==> inputs of run a <==
## top_level
module top_level(f1,f2,p,in_1,in_2,out,clk,clk2);
input [7:0]in_1, in_2;
input clk;
input clk2;
input [15:0]p;   
input [15:0]f1,f2;  
output [15:0]out;
wire [15:0]a,b;
wire [15:0]r1,r2,r3,r4,r5;
convert inst_1(.float(a), .int8(in_1), .clk(clk));  
convert inst_2(.float(b), .int8(in_2), .clk(clk));
mult inst_3(.B(f1), .C(r1), .A(a), .clk(clk));   
mult inst_4(.B(f2), .C(r2), .A(b), .clk(clk));
main_adder inst_5 (.AA(r1), .BB(r2),.clk(clk), .R_add(r3)); 
mux inst_6(.in1(r4), .in2(p), .sel(clk2), .out(r5));  
main_adder inst_7 (.AA(r3), .BB(r5),.clk(clk), .R_add(r4));  
assign out=r4;
endmodule
clock: 13.5 ns
lec_check: 0
abc_area: 1
cap_margin: 20
core_margin: 4
core_utilization: 47
cts_cluster_diameter: 312
cts_cluster_size: 99
place_density_lb_addon: 0.17
slew_margin: 10
tns_end_percent: 15
run.sh (not shown) runs the stock make flow with config.mk's settings and CLKGATE_MAP_FILE=.
==> inputs of run b, as changes to run a <==
==> flow/config.mk (replaced) <==
export PLATFORM = sky130hd
export DESIGN_NAME = top_level
export DESIGN_NICKNAME = top_level
export VERILOG_FILES = /design/flow/design.v
export SDC_FILE = /design/flow/constraint.sdc
export NUM_CORES = 4
export LEC_CHECK = 0
export CAP_MARGIN = 15
export CORE_MARGIN = 2
export CORE_UTILIZATION = 72
export CTS_CLUSTER_DIAMETER = 52
export CTS_CLUSTER_SIZE = 32
export PLACE_DENSITY = 0.66
export SLEW_MARGIN = 20
export TNS_END_PERCENT = 35
==> flow/constraint.sdc (replaced) <==
create_clock -name core_clock -period 10.3 [get_ports {clk}]
set_input_delay 2.0600 -clock core_clock [delete_from_list [all_inputs] [get_ports {clk}]]
set_output_delay 2.0600 -clock core_clock [all_outputs]
set_load 0.01 [all_outputs]
==> inputs of run c, as changes to run a <==
==> flow/config.mk (replaced) <==
export PLATFORM = sky130hd
export DESIGN_NAME = top_level
export DESIGN_NICKNAME = top_level
export VERILOG_FILES = /design/flow/design.v
export SDC_FILE = /design/flow/constraint.sdc
export NUM_CORES = 4
export LEC_CHECK = 0
export CAP_MARGIN = 20
export CORE_MARGIN = 2
export CORE_UTILIZATION = 72
export PLACE_DENSITY = 0.66
export SLEW_MARGIN = 20
==> flow/constraint.sdc (replaced) <==
create_clock -name core_clock -period 10.2 [get_ports {clk}]
set_input_delay 2.0400 -clock core_clock [delete_from_list [all_inputs] [get_ports {clk}]]
set_output_delay 2.0400 -clock core_clock [all_outputs]
set_load 0.01 [all_outputs]
==> comparison table <==
|  | run a | run c | run b |
|---|---|---|---|
| Result of the run | finished clean | stopped before the end | finished with violations |
| Stage where the flow stopped | - | global routing (5_1_grt) | - |
| Layout check failures | - | - | negative setup slack |
| Number of non-clock buffers | 104 | - | 229 |
| Remaining max-slew budget at the tightest pin | 29.9% | - | 21.8% |
| Netlist area before placement | 19700 um2 | 20600 um2 | 20600 um2 |
| Area of the core | 41100 um2 | 28000 um2 | 28000 um2 |
| Worst Hold Launch | inst_7.inst_1.C_L[15] | - | inst_7.inst_1.C_L[15] |
| Endpoint of the most critical setup path | inst_3.C[14] | - | inst_4.C[14] |
| Delay of the slowest critical-path stage | 580 ps | - | 570 ps |
| Starting density of the core | 47.9% | 73.7% | 73.7% |
| Gpl congestion | 0.916 | 0.972 | 0.969 |
| Die Y | 213 um | 173 um | 173 um |
| Final core occ | 52.9% | - | 85.0% |

* * *

==> inputs of v28 <==
==> flow/design.v <==
module top_level(f1,f2,p,in_1,in_2,out,clk,clk2);
input [7:0]in_1, in_2;
input clk;
input clk2;
input [15:0]p;   
input [15:0]f1,f2;  
output [15:0]out;
wire [15:0]a,b;
wire [15:0]r1,r2,r3,r4,r5;
convert inst_1(.float(a), .int8(in_1), .clk(clk));  
convert inst_2(.float(b), .int8(in_2), .clk(clk));
mult inst_3(.B(f1), .C(r1), .A(a), .clk(clk));   
mult inst_4(.B(f2), .C(r2), .A(b), .clk(clk));
main_adder inst_5 (.AA(r1), .BB(r2),.clk(clk), .R_add(r3)); 
mux inst_6(.in1(r4), .in2(p), .sel(clk2), .out(r5));  
main_adder inst_7 (.AA(r3), .BB(r5),.clk(clk), .R_add(r4));  
assign out=r4;
endmodule
module convert( float, int8,clk);
input clk;
output [15:0] float;
input [7:0] int8;
reg [4:0] exp;
reg [9:0] mantissa;
integer i;
always @(negedge clk)
begin
if(int8 != 8'b0) 
begin
for(i = 0; i < 8; i = i + 1)
    if(int8[i]) 
      exp = i;
      if(exp < 10)
      mantissa = int8 << (10 - exp);
      else
      mantissa = int8;
      exp = exp + 15;
 end
else begin
 mantissa=0;
exp=0;
    end
end
assign float = {1'b0, exp, mantissa};
endmodule
module mult(B,C, A, clk);
input  [15:0]A;
input clk;
input [15:0]B;
output reg    [15:0]C;
wire          [5:0]e;   
wire           [21:0]m;  
wire            [10:0]A_m;     
wire            [10:0]B_m;     
reg           [4:0]C_e;  
wire            C_sign;  
reg           [9:0]C_m;  
assign C_sign=(A[15]^B[15]); 
assign e[5:0]=(A[14:10]+B[14:10]-4'b1111); 
assign A_m[10:0]={1'b1, A[9:0]};
assign B_m[10:0]={1'b1, B[9:0]};
assign m[21:0]=(A_m[10:0])*(B_m[10:0]);   
always@(posedge clk)
begin
if (A==0)   
  begin
  C<=16'b0;
  end
else begin
    if (m[21]==1'b1) 
    begin
    C_m=m[20:11];
    C_e=e[4:0]+m[21];
    C<={C_sign,C_e[4:0],C_m[9:0]};
    end 
    else begin
    C_m=m[19:10];
    C_e=e[4:0]+m[21];
    C<={C_sign,C_e[4:0],C_m[9:0]};
    end
end
end
endmodule
module main_adder (AA, BB,clk, R_add);
input [15:0] AA, BB; 
input clk;             
output  [15:0] R_add;                
wire [14:0]temp_Sum_M_C; 
wire [13:0]temp_Sub_M_C, temp_lza_count_reg;
wire [15:0]temp_L, temp_S;
compare_adder inst_1  (.C_L(temp_L), .C_S(temp_S), .A(AA), .B(BB),.clk(clk));  
shift_adder inst_2    ( temp_sign, temp_Sum_M_C, temp_Sub_M_C, temp_lza_count_reg, temp_L, temp_S,clk);
adder inst_3          (R_add, temp_L, temp_S, temp_sign, temp_Sum_M_C, temp_Sub_M_C, temp_lza_count_reg,clk );
endmodule
module compare_adder (C_L, C_S, A, B,clk);
input [15:0] A, B;
input clk;
output reg[15:0] C_L, C_S;
always@ (posedge clk)
if (A[14:0]>=B[14:0])
 begin
C_L<=A[15:0]; C_S<=B[15:0];
 end
 else begin
C_L<=B[15:0]; C_S<=A[15:0];
 end
endmodule
module shift_adder ( sign, Sum_M_C, Sub_M_C, lza_count_reg,L, S,clk);
input [15:0] L, S;  
input clk;             
output reg sign;                       
reg [13:0] M_C_L, M_C_S;        
reg [13:0]M_C_Lnew, M_C_Snew;   
output  reg[14:0] Sum_M_C;             
output  reg[13:0] Sub_M_C;            
reg [13:0] Sub_M_CS;                     
output reg [13:0] lza_count_reg;                
reg [4:0] count; 
always@ (*)
begin
M_C_L[13:0]={1'b1, L[9:0], 3'b000};                      
M_C_S[13:0]={1'b1, S[9:0], 3'b000};
sign=L[15];                                              
M_C_Snew[13:0]=M_C_S[13:0]>>(L[14:10]-S[14:10]);         
M_C_Lnew[13:0]=M_C_L[13:0];                              
Sum_M_C[14:0]=M_C_Lnew[13:0]+ M_C_Snew[13:0];            
Sub_M_C[13:0]=M_C_Lnew[13:0]- M_C_Snew[13:0];            
begin 
lza_count_reg=14;                                            
for( count=0; count<14; count=count+1 ) 
if( Sub_M_C[ count ] ) 
lza_count_reg=13-count; 
end 
end
endmodule
module adder(R_add, L, S, sign, Sum_M_C, Sub_M_C,lza_count_reg,clk );
input clk;
input [15:0] L, S;               
input sign;                       
input [14:0] Sum_M_C;             
input [13:0] Sub_M_C;            
reg [13:0] Sub_M_CS;                     
input [13:0] lza_count_reg;                
output reg [15:0] R_add;                
always @(posedge clk)
begin
if (L==0 &  S==0)
  begin
  R_add<=16'b0;
  end
  else begin
if (L[15]^S[15]==0)            
 begin
R_add[15]<=sign;                      
R_add[14:10]<=L[14:10]+Sum_M_C[14];   
 if (Sum_M_C[14]==1)
 begin
 R_add[9:0]<=Sum_M_C[13:4];
 end 
 else begin
 R_add[9:0]<=Sum_M_C[12:3];             
 end
 end 
 else begin                         
R_add[15]<=sign;
R_add[14:10]<=L[14:10]-lza_count_reg;
Sub_M_CS[13:0]=(Sub_M_C[13:0]<<lza_count_reg);
R_add[9:0]<=Sub_M_CS[12:3];          
end
end
end
endmodule
module mux(in1, in2, sel, out);  
input [15:0]in1,in2;
input sel;
output reg [15:0]out;
 always @ (*)  
 begin : MUX        
   if (sel == 1'b0) begin
      out = in1;
   end else begin
       out = in2 ;
   end
end
endmodule  
==> flow/run.sh <==
#!/bin/bash
# the make line also repeats each setting of config.mk as NAME=value (left out here)
make -C /OpenROAD-flow-scripts/flow DESIGN_CONFIG=/design/flow/config.mk WORK_HOME=/design/flow/orfs CLKGATE_MAP_FILE= finish
==> flow/config.mk <==
export PLATFORM = sky130hd
export DESIGN_NAME = top_level
export DESIGN_NICKNAME = top_level
export VERILOG_FILES = /design/flow/design.v
export SDC_FILE = /design/flow/constraint.sdc
export NUM_CORES = 4
export LEC_CHECK = 0
export ABC_AREA = 1
export CAP_MARGIN = 20
export CORE_ASPECT_RATIO = 1.81
export CORE_MARGIN = 2
export CORE_UTILIZATION = 70
export CTS_CLUSTER_DIAMETER = 96
export MAX_ROUTING_LAYER = met5
export MIN_ROUTING_LAYER = met1
export PLACE_DENSITY = 0.65
export SLEW_MARGIN = 20
==> flow/constraint.sdc <==
create_clock -name core_clock -period 11.1 [get_ports {clk}]
set_input_delay 2.2200 -clock core_clock [delete_from_list [all_inputs] [get_ports {clk}]]
set_output_delay 2.2200 -clock core_clock [all_outputs]
set_load 0.01 [all_outputs]
==> v17 (differences from v28) <==
==> flow/config.mk (replaced) <==
export PLATFORM = sky130hd
export DESIGN_NAME = top_level
export DESIGN_NICKNAME = top_level
export VERILOG_FILES = /design/flow/design.v
export SDC_FILE = /design/flow/constraint.sdc
export NUM_CORES = 4
export LEC_CHECK = 0
export CAP_MARGIN = 20
export CORE_MARGIN = 2
export CORE_UTILIZATION = 40
export SLEW_MARGIN = 20
==> flow/constraint.sdc (replaced) <==
create_clock -name core_clock -period 13.5 [get_ports {clk}]
set_input_delay 2.7000 -clock core_clock [delete_from_list [all_inputs] [get_ports {clk}]]
set_output_delay 2.7000 -clock core_clock [all_outputs]
set_load 0.01 [all_outputs]
==> v10 (differences from v28) <==
==> flow/config.mk (replaced) <==
export PLATFORM = sky130hd
export DESIGN_NAME = top_level
export DESIGN_NICKNAME = top_level
export VERILOG_FILES = /design/flow/design.v
export SDC_FILE = /design/flow/constraint.sdc
export NUM_CORES = 4
export LEC_CHECK = 0
export CAP_MARGIN = 20
export CORE_MARGIN = 2
export CORE_UTILIZATION = 72
export CTS_CLUSTER_SIZE = 46
export PLACE_DENSITY_LB_ADDON = 0.29
export SETUP_SLACK_MARGIN = 2.43
export SLEW_MARGIN = 20
==> flow/constraint.sdc (replaced) <==
create_clock -name core_clock -period 9.38 [get_ports {clk}]
set_input_delay 1.8760 -clock core_clock [delete_from_list [all_inputs] [get_ports {clk}]]
set_output_delay 1.8760 -clock core_clock [all_outputs]
set_load 0.01 [all_outputs]
==> v2 (differences from v28) <==
==> flow/config.mk (replaced) <==
export PLATFORM = sky130hd
export DESIGN_NAME = top_level
export DESIGN_NICKNAME = top_level
export VERILOG_FILES = /design/flow/design.v
export SDC_FILE = /design/flow/constraint.sdc
export NUM_CORES = 4
export LEC_CHECK = 0
export ABC_AREA = 1
export CAP_MARGIN = 20
export CORE_MARGIN = 2
export CORE_UTILIZATION = 72
export CTS_CLUSTER_DIAMETER = 225
export CTS_CLUSTER_SIZE = 72
export PLACE_DENSITY_LB_ADDON = 0.28
export SLEW_MARGIN = 20
==> flow/constraint.sdc (replaced) <==
create_clock -name core_clock -period 10.6 [get_ports {clk}]
set_input_delay 2.1200 -clock core_clock [delete_from_list [all_inputs] [get_ports {clk}]]
set_output_delay 2.1200 -clock core_clock [all_outputs]
set_load 0.01 [all_outputs]
==> flow_metrics.env <==
# implementation run metrics
export IMPL_run_status="complete, but fails checks"
export IMPL_layout_failed_checks="setup timing"
export IMPL_finalSetupViolCount=30
export IMPL_number_of_gates_resized_after_cts=39
export IMPL_iteration_0_drc_markers=2361
export IMPL_worst_slack_ns=-1.428
export IMPL_yosys_cell_types_count=54
export IMPL_avg_cell_area_syn_um2=6.932
# the run above: v2

==> flow_metrics.env <==
# implementation run metrics
export IMPL_run_status="no timing/DRC/antenna violations"
export IMPL_worst_slack_ns=0.2379
export IMPL_finalSetupViolCount=0
export IMPL_yosys_cell_types_count=110
export IMPL_avg_cell_area_syn_um2=8.153
# the run above: v17

==> flow_metrics.env <==
# implementation run metrics
export IMPL_run_status="complete, but fails checks"
export IMPL_layout_failed_checks="setup timing"
export IMPL_worst_slack_ns=-1.143
export IMPL_finalSetupViolCount=30
export IMPL_iteration_0_drc_markers=2669
# the run above: v28

==> flow_metrics.env <==
# flow metrics
export IMPL_run_status="stopped before the end"
export IMPL_avg_cell_area_syn_um2=8.153
export IMPL_first_error="[ERROR GRT-0232] Routing congestion too high. Check the congestion heatmap in the GUI."
export IMPL_number_of_gates_resized_after_cts=279
export IMPL_last_step_reached="global routing (5_1_grt)"
# the run above: v10

